== oak ==
==> flow/design.v (excerpt) <==
module complex_multiplier#(parameter INPUT_DATA_WIDTH = 16)
    (
        input  wire                                    i_clk,
        input  wire                                    i_rst,
        input  wire signed [INPUT_DATA_WIDTH-1:0]      i_real_h,
        input  wire signed [INPUT_DATA_WIDTH-1:0]      i_imag_h,
        input  wire signed [INPUT_DATA_WIDTH-1:0]      i_real_y,
        input  wire signed [INPUT_DATA_WIDTH-1:0]      i_imag_y,
        output reg  signed [INPUT_DATA_WIDTH*2:0]      o_real,
        output reg  signed [INPUT_DATA_WIDTH*2:0]      o_imag
    );
Settings: LEC_CHECK=0, ABC_AREA=1, CAP_MARGIN=20, CELL_PAD_IN_SITES_DETAIL_PLACEMENT=0, CELL_PAD_IN_SITES_GLOBAL_PLACEMENT=0, CORE_ASPECT_RATIO=1.03, CORE_MARGIN=8, CORE_UTILIZATION=15, CTS_CLUSTER_SIZE=54, GPL_ROUTABILITY_DRIVEN=0, GPL_TIMING_DRIVEN=0, HOLD_SLACK_MARGIN=0.03, MIN_ROUTING_LAYER=met2, PLACE_DENSITY_LB_ADDON=0.11, SETUP_SLACK_MARGIN=0.67, SLEW_MARGIN=10; clock period 8.57 ns.
run.sh (not shown) runs the stock make flow with config.mk's settings and CLKGATE_MAP_FILE=.
Input-level comparison between pine and oak:
==> flow/config.mk <==
export PLATFORM = sky130hd
export DESIGN_NAME = complex_multiplier
export DESIGN_NICKNAME = complex_multiplier
export VERILOG_FILES = /design/flow/design.v
export SDC_FILE = /design/flow/constraint.sdc
export NUM_CORES = 4
export LEC_CHECK = 0
export CAP_MARGIN = 20
export CORE_MARGIN = 2
export CORE_UTILIZATION = 42
export SLEW_MARGIN = 20
==> flow/constraint.sdc <==
create_clock -name core_clock -period 9.0 [get_ports {i_clk}]
set_input_delay 1.8000 -clock core_clock [delete_from_list [all_inputs] [get_ports {i_clk}]]
set_output_delay 1.8000 -clock core_clock [all_outputs]
set_load 0.01 [all_outputs]
Findings:
- pine completed; timing, DRC and antenna clean
- Against oak, pine comes in 1.2 points higher on sequential share of layout area.
- In the tables for oak and pine, clock-buffer cell count reads lower with pine.
- What pine reported for met3 routed wirelength has to be multiplied by 16 to get the figure for oak.
- Compare oak and pine | number of distinct library cells after synthesis lower: oak
- pine vs oak — standard cell area after detailed placement dropped by more than 10%

---

Starting RTL as in the previous note.
export LEC_CHECK = 0
export ABC_AREA = 1
export CAP_MARGIN = 20
export CORE_MARGIN = 2
export CORE_UTILIZATION = 72
export CTS_CLUSTER_DIAMETER = 248
export CTS_CLUSTER_SIZE = 96
export HOLD_SLACK_MARGIN = 0.29
export PLACE_DENSITY = 0.42
export SETUP_SLACK_MARGIN = -0.22
export SLEW_MARGIN = 20
export TNS_END_PERCENT = 15
create_clock -name core_clock -period 5.4 [get_ports {i_clk}]
The first run failed in global routing (GRT-0116).
Change:
Settings changed: CAP_MARGIN 20 to 0, HOLD_SLACK_MARGIN 0.29 to unset, SETUP_SLACK_MARGIN -0.22 to 0.3.
Clock period 5.4 ns to 5.51 ns, I/O delays scaled along.
The changed run failed in global routing.
Synthesized cell count stays the same.
Die area stays the same.
Area after synthesis does not change.
Change:
Settings changed: ABC_AREA 1 to unset, CAP_MARGIN 0 to 20, CORE_UTILIZATION 72 to 40, CTS_CLUSTER_DIAMETER 248 to unset, CTS_CLUSTER_SIZE 96 to unset, PLACE_DENSITY 0.42 to unset, SETUP_SLACK_MARGIN 0.3 to unset, TNS_END_PERCENT 15 to unset.
Clock period 5.51 ns to 9.0 ns, I/O delays scaled along.
Result: This time the run ran to the end with no violations; synthesized cell count goes down by 29%; die size goes up by 61%; area after synthesis goes down by 9.9%.
Change:
Settings changed: CORE_UTILIZATION 40 to 72, MAX_ROUTING_LAYER set to met4, PLACE_DENSITY set to 0.95, TNS_END_PERCENT set to 5.
Clock period 9.0 ns to 6.89 ns, I/O delays scaled along.
=> With this change the flow never finished: it broke off in global routing, error GRT-0116; synthesized cell count does not change; area after synthesis is unchanged; die size drops by 44%.
Change:
Settings changed: CORE_UTILIZATION 72 to 40, PLACE_DENSITY 0.95 to unset, PLACE_DENSITY_LB_ADDON set to 0.12, TNS_END_PERCENT 5 to unset.
Clock period 6.89 ns to 10.0 ns, I/O delays scaled along.
What happened: With this change the flow finished with timing, DRC and antenna clean. Synthesized area is unchanged. Die size climbs by about 80%. Synthesized cell count is unchanged.
Change:
Settings changed: CORE_UTILIZATION 40 to 61, CTS_CLUSTER_DIAMETER set to 336, CTS_CLUSTER_SIZE set to 100, MAX_ROUTING_LAYER met4 to unset, PLACE_DENSITY_LB_ADDON 0.12 to unset.
Effect:
- wire length came out lower by 14%
- design area went down by 1.5%
- clock skew rises by 0.015 ns
- die area falls by 34%
- sequential cell count stays the same
- global-route usage goes up by 7.3 points
- via count rises by 1.1%

---

## P
complex_multiplier again, from the RTL that the note above started with.
==> flow/config.mk <==
export PLATFORM = sky130hd
export DESIGN_NAME = complex_multiplier
export DESIGN_NICKNAME = complex_multiplier
export VERILOG_FILES = /design/flow/design.v
export SDC_FILE = /design/flow/constraint.sdc
export NUM_CORES = 4
export LEC_CHECK = 0
export CAP_MARGIN = 20
export CELL_PAD_IN_SITES_GLOBAL_PLACEMENT = 1
export CORE_MARGIN = 8
export CORE_UTILIZATION = 65
export CTS_CLUSTER_SIZE = 54
export SETUP_SLACK_MARGIN = 0.67
export SLEW_MARGIN = 5
==> flow/constraint.sdc <==
create_clock -name core_clock -period 5.8 [get_ports {i_clk}]
set_input_delay 1.1600 -clock core_clock [delete_from_list [all_inputs] [get_ports {i_clk}]]
set_output_delay 1.1600 -clock core_clock [all_outputs]
set_load 0.01 [all_outputs]
P finished all stages; layout check result: FAIL, due to setup timing.
Setup changes, P to Q
- setting PLACE_DENSITY to 0.64 for the first time
- changing CTS_CLUSTER_SIZE from 54 to 39
- changing CELL_PAD_IN_SITES_GLOBAL_PLACEMENT from 1 to 0
- setting CTS_CLUSTER_DIAMETER to 349 for the first time
- changing CORE_UTILIZATION from 65 to 70
- changing the clock period (ns, I/O delays scaled along) from 5.8 to 4.08
==> results <==
Of the runs P and Q, none of them finished clean. Compared with P, in Q number of nets in the synthesized netlist barely changed; area after synthesis barely changed; complex-gate fraction of the synthesized area barely changed; worst slack after detailed placement dropped 1.41 ns. [compare] base=P new=Q: core utilization at floorplan now larger, post-placement cell area comparable.
Input-level comparison between R and Q:
- CTS_CLUSTER_DIAMETER: 349 -> unset
- CORE_UTILIZATION: 70 -> 72
- CORE_MARGIN: 8 -> 2
- SLEW_MARGIN: 5 -> 15
- SETUP_SLACK_MARGIN: 0.67 -> unset
- PLACE_DENSITY: 0.64 -> 0.7
- CTS_CLUSTER_SIZE: 39 -> 54
- the clock period (ns, I/O delays scaled along): 4.08 -> 6.88
==> comparison <==
- Every stage of R finished as expected; the final checks, on the other hand, flagged setup timing, which means the layout fails.
- Taking Q as the reference, in R detailed placer's ending HPWL fell by about 9%; number of buffers created by CTS shows no meaningful change; average instance area after synthesis neither gained nor lost much; floorplan die height decreased by about 6% relative to the old numbers; number of core rows down 2.
- Post-placement worst setup slack: higher on R
- | final weighted congestion of routability-driven global placement | R vs Q | ≈ equal |
- On chip footprint: R sits below Q.
- In R, post-detailed-placement cell area is lower than in Q.
- Between Q and R, the difference in adder-cell share of the synthesized area is negligible.
Inputs modified between R and S:
- SETUP_SLACK_MARGIN now 1.93, previously not set
- PLACE_DENSITY no longer set, was 0.7
--- outcome ---
Diff R..S | cts-stage hold buffer count | unchanged. Comparing S against R, there is no change at all in count of buffers inserted at the top-level ports. Compared S vs R, and setup slack at placement is up in S. Diff R -> S | post-cts gate resize count | increase of about 90%. S did not finish: a tool error stopped it during global routing. S -> R: total die size flat.
Here is what was changed in the inputs of T compared with S.
- CELL_PAD_IN_SITES_GLOBAL_PLACEMENT no longer set, was 0
- CTS_CLUSTER_SIZE no longer set, was 54
- SETUP_SLACK_MARGIN no longer set, was 1.93
- SLEW_MARGIN now 20, was 15
- ABC_AREA now 1, previously not set
- the clock period (ns, I/O delays scaled along) now 10.9, was 6.88
### Flow results
Looking at the logs for S and T, the single run that did not finish was S. Compared with S, T shows mean instance size in the synthesized netlist that has gone down by more than 10%. Die footprint: T vs S up 7300 um^2. Looking at synthesized cell count, T sits above S. S → T: cell area after synthesis grew by about 11%; share of the yosys chip area belonging to registers decreased by 0.82 points relative to the old numbers.

---

Setup of main:
complex_multiplier again, from the RTL that the note above started with.
// complex_multiplier
module complex_multiplier#(parameter INPUT_DATA_WIDTH = 16)
    (
        input  wire                                    i_clk,
        input  wire                                    i_rst,
        input  wire signed [INPUT_DATA_WIDTH-1:0]      i_real_h,
        input  wire signed [INPUT_DATA_WIDTH-1:0]      i_imag_h,
        input  wire signed [INPUT_DATA_WIDTH-1:0]      i_real_y,
        input  wire signed [INPUT_DATA_WIDTH-1:0]      i_imag_y,
        output reg  signed [INPUT_DATA_WIDTH*2:0]      o_real,
        output reg  signed [INPUT_DATA_WIDTH*2:0]      o_imag
    );
    reg signed [INPUT_DATA_WIDTH*2-1:0] ac;
    reg signed [INPUT_DATA_WIDTH*2-1:0] ad;
    reg signed [INPUT_DATA_WIDTH*2-1:0] cb;
    reg signed [INPUT_DATA_WIDTH*2-1:0] bd;
    always@(posedge i_clk) begin
        if(i_rst)begin
            o_real <= 0;
            o_imag <= 0;
            ac     <= 0;
            ad     <= 0;
            cb     <= 0;
            bd     <= 0;
        end         
        else begin
            ac <= i_real_h * i_real_y;
            ad <= i_real_h * i_imag_y;
            cb <= i_real_y * i_imag_h;
            bd <= i_imag_h * i_imag_y;
            o_real <= ac - bd;
            o_imag <= ad + cb;
        end
    end
endmodule
clock: 5.51 ns
lec_check: 0
abc_area: 1
cap_margin: 20
core_margin: 2
core_utilization: 72
cts_cluster_diameter: 248
cts_cluster_size: 96
place_density: 0.42
slew_margin: 20
tns_end_percent: 15
main: GRT-0116 in 5_1_grt -> run aborted
The inputs of the feature branch differ from those of main as listed below.
- TNS_END_PERCENT: 15 -> unset
- MAX_ROUTING_LAYER: unset -> met4
- CTS_CLUSTER_DIAMETER: 248 -> unset
- ABC_AREA: 1 -> unset
- HOLD_SLACK_MARGIN: unset -> -0.08
- PLACE_DENSITY: 0.42 -> unset
- CTS_CLUSTER_SIZE: 96 -> unset
- the clock period (ns, I/O delays scaled along): 5.51 -> 6.67
==> comparison <==
main → the feature branch: chip area estimate from yosys synthesis moved down; number of setup buffers added after CTS has increased. The feature branch got as far as 5_1_grt, where a tool error ended the run. | worst setup slack after placement | the feature branch vs main | 230 ps higher |. Summary of the feature branch over main: post-synth tally of flip-flops with integrated enable closely matched the old numbers; cell count after placement saw a decrease. Per the comparison of the feature branch with main, post-synthesis average cell area now larger, count of unique library cells instantiated by Yosys now larger, post-synthesis share of cell area spent on and, or, nand and nor gates now smaller, area fraction in xor and xnor cells now larger. Area enclosed by the die boundary in the feature branch vs main: down about 10%. The width of the chip in the feature branch was lower than what main gave.
